Design axi4_slave, start of the top module:
module axi4_slave #(
    parameter int          NUM_REGS   = 4     ,
    parameter integer      ID_WIDTH   = 4     ,
    parameter integer      ADDR_WIDTH = 32    ,
    parameter integer      DATA_WIDTH = 32    ,
    parameter logic [31:0] BASE_ADDR  = 32'h0
)(
    input  logic                     ACLK,
    input  logic                     ARESETN,
    input  logic [ID_WIDTH-1:0]       S_AXI_AWID     ,
    input  logic [ADDR_WIDTH-1:0]     S_AXI_AWADDR   ,
    input  logic [7:0]                S_AXI_AWLEN    ,
    input  logic [2:0]                S_AXI_AWSIZE   ,
    input  logic [1:0]                S_AXI_AWBURST  ,
    input  logic                      S_AXI_AWVALID  ,
    output logic                      S_AXI_AWREADY  ,
    input  logic [DATA_WIDTH-1:0]     S_AXI_WDATA    ,
    input  logic [(DATA_WIDTH/8)-1:0] S_AXI_WSTRB    ,
    input  logic                      S_AXI_WLAST    ,
    input  logic                      S_AXI_WVALID   ,
    output logic                      S_AXI_WREADY   ,
    output logic [ID_WIDTH-1:0]       S_AXI_BID      ,
    output logic [1:0]                S_AXI_BRESP    ,
    output logic                      S_AXI_BVALID   ,
    input  logic                      S_AXI_BREADY   ,
    input  logic [ID_WIDTH-1:0  ]     S_AXI_ARID     ,
    input  logic [ADDR_WIDTH-1:0]     S_AXI_ARADDR   ,
    input  logic [7:0]                S_AXI_ARLEN    ,
    input  logic [2:0]                S_AXI_ARSIZE   ,
  ...
==> flow/config.mk <==
export PLATFORM = sky130hd
export DESIGN_NAME = axi4_slave
export DESIGN_NICKNAME = axi4_slave
export VERILOG_FILES = /design/flow/design.v
export SDC_FILE = /design/flow/constraint.sdc
export NUM_CORES = 4
export LEC_CHECK = 0
export ABC_AREA = 1
export CAP_MARGIN = 20
export CORE_MARGIN = 2
export CORE_UTILIZATION = 68
export CTS_CLUSTER_DIAMETER = 378
export MAX_ROUTING_LAYER = met4
export PLACE_DENSITY = 0.6
export SLEW_MARGIN = 20
export TNS_END_PERCENT = 5
==> flow/constraint.sdc <==
create_clock -name core_clock -period 86.0 [get_ports {ACLK}]
set_input_delay 17.2000 -clock core_clock [delete_from_list [all_inputs] [get_ports {ACLK}]]
set_output_delay 17.2000 -clock core_clock [all_outputs]
set_load 0.01 [all_outputs]
run.sh (not shown) runs the stock make flow with config.mk's settings and CLKGATE_MAP_FILE=.
The baseline ended with an error in global routing (5_1_grt).
Next try:
- CAP_MARGIN: 20 -> 15
- CORE_UTILIZATION: 68 -> 72
- CTS_CLUSTER_DIAMETER: 378 -> 374
- CTS_CLUSTER_SIZE: default -> 95
- MAX_ROUTING_LAYER: met4 -> default
- PLACE_DENSITY: 0.6 -> 0.42
- SETUP_SLACK_MARGIN: default -> 5.0
- TNS_END_PERCENT: 5 -> 15
This time the run failed in clock tree synthesis (4_1_cts).
Die area went down by a few percent.
Synthesized area does not change.
Synthesized cell count stays the same.
Next try:
- CTS_CLUSTER_DIAMETER: 374 -> 371
- CTS_CLUSTER_SIZE: 95 -> 100
- PLACE_DENSITY: 0.42 -> 0.6
- SETUP_SLACK_MARGIN: 5.0 -> default
- TNS_END_PERCENT: 15 -> 10
- clock period: 86.0 -> 82.5 ns (I/O delays scaled with it)
This time the run aborted during detailed placement (3_5_place_dp) with DPL-0033. Die size does not change. Synthesized cell count does not change. Area after synthesis does not change.
Next try:
- ABC_AREA: 1 -> default
- CAP_MARGIN: 15 -> 20
- CORE_UTILIZATION: 72 -> 40
- CTS_CLUSTER_DIAMETER: 371 -> default
- CTS_CLUSTER_SIZE: 100 -> default
- TNS_END_PERCENT: 10 -> default
- clock period: 82.5 -> 200.0 ns (I/O delays scaled with it)
This time the run ran to the end with no violations.
Synthesized area drops by 12%.
Synthesized cell count drops by 27%.
Die size climbs by 58%.


axi4_slave again, from the RTL that the note above started with.
// axi4_slave
module axi4_slave #(
    parameter int          NUM_REGS   = 4     ,
    parameter integer      ID_WIDTH   = 4     ,
    parameter integer      ADDR_WIDTH = 32    ,
    parameter integer      DATA_WIDTH = 32    ,
    parameter logic [31:0] BASE_ADDR  = 32'h0
)(
    input  logic                     ACLK,
    input  logic                     ARESETN,
    input  logic [ID_WIDTH-1:0]       S_AXI_AWID     ,
    input  logic [ADDR_WIDTH-1:0]     S_AXI_AWADDR   ,
    input  logic [7:0]                S_AXI_AWLEN    ,
    input  logic [2:0]                S_AXI_AWSIZE   ,
    input  logic [1:0]                S_AXI_AWBURST  ,
    input  logic                      S_AXI_AWVALID  ,
    output logic                      S_AXI_AWREADY  ,
    input  logic [DATA_WIDTH-1:0]     S_AXI_WDATA    ,
    input  logic [(DATA_WIDTH/8)-1:0] S_AXI_WSTRB    ,
    input  logic                      S_AXI_WLAST    ,
    input  logic                      S_AXI_WVALID   ,
    output logic                      S_AXI_WREADY   ,
    output logic [ID_WIDTH-1:0]       S_AXI_BID      ,
    output logic [1:0]                S_AXI_BRESP    ,
    output logic                      S_AXI_BVALID   ,
    input  logic                      S_AXI_BREADY   ,
    input  logic [ID_WIDTH-1:0  ]     S_AXI_ARID     ,
    input  logic [ADDR_WIDTH-1:0]     S_AXI_ARADDR   ,
    input  logic [7:0]                S_AXI_ARLEN    ,
    input  logic [2:0]                S_AXI_ARSIZE   ,
    input  logic [1:0]                S_AXI_ARBURST  ,
    input  logic                      S_AXI_ARVALID  ,
    output logic                      S_AXI_ARREADY  ,
    output logic [ID_WIDTH-1:0  ]     S_AXI_RID      ,
    output logic [DATA_WIDTH-1:0]     S_AXI_RDATA    ,
    output logic [1:0]                S_AXI_RRESP    ,
    output logic                      S_AXI_RLAST    ,
    output logic                      S_AXI_RVALID   ,
    input  logic                      S_AXI_RREADY   ,
  ...
Settings: LEC_CHECK=0, CAP_MARGIN=5, CELL_PAD_IN_SITES_DETAIL_PLACEMENT=1, CELL_PAD_IN_SITES_GLOBAL_PLACEMENT=1, CORE_MARGIN=8, CORE_UTILIZATION=22, CTS_CLUSTER_SIZE=38, GPL_TIMING_DRIVEN=1, MAX_ROUTING_LAYER=met5, MIN_ROUTING_LAYER=met1, PLACE_DENSITY_LB_ADDON=0.01, SETUP_SLACK_MARGIN=-2.0, SLEW_MARGIN=15, TNS_END_PERCENT=75; clock period 155.0 ns.
Change:
Settings changed: CAP_MARGIN 5 to 20, CELL_PAD_IN_SITES_DETAIL_PLACEMENT 1 to unset, CELL_PAD_IN_SITES_GLOBAL_PLACEMENT 1 to unset, CORE_MARGIN 8 to 2, CORE_UTILIZATION 22 to 12, CTS_CLUSTER_SIZE 38 to unset, GPL_TIMING_DRIVEN 1 to unset, MAX_ROUTING_LAYER met5 to unset, MIN_ROUTING_LAYER met1 to unset, PLACE_DENSITY set to 0.6, PLACE_DENSITY_LB_ADDON 0.01 to unset, SETUP_SLACK_MARGIN -2.0 to unset, SLEW_MARGIN 15 to 20, TNS_END_PERCENT 75 to unset.
Clock period 155.0 ns to 275.0 ns, I/O delays scaled along.
=> Via count drops by 0.32%. Cell area increases by about 5%. Routed wire length falls by 21%. Global-route usage is lower by 9.3 points. Non-clock buffer count decreases by 30. Synthesized area is unchanged.
Change:
Settings changed: ABC_AREA set to 1, CAP_MARGIN 20 to 15, CORE_UTILIZATION 12 to 72.
Clock period 275.0 ns to 82.5 ns, I/O delays scaled along.
- The changed run did not get past detailed placement
- synthesized cell count goes up by 37%
- synthesized area goes up by 13%
- die size goes down by 81%
Change:
Settings changed: ABC_AREA 1 to unset, CAP_MARGIN 15 to 20, CORE_UTILIZATION 72 to 40.
Clock period 82.5 ns to 269.0 ns, I/O delays scaled along.
This time the run finished clean.
Synthesized cell count came out lower by 27%.
Die area came out higher by 58%.
Synthesized area came out lower by 12%.
Change:
Settings changed: CORE_UTILIZATION 40 to 67.
Clock period 269.0 ns to 155.0 ns, I/O delays scaled along.
Outcome: First-iteration DRC count grows by 44%; core utilization went up by 28 points; cell area decreases by 1.8%; worst hold slack gets better by 0.0090 ns; worst setup slack is worse by 91 ns; clock skew decreases by 0.0087 ns; routed wire length falls by 2.4%.
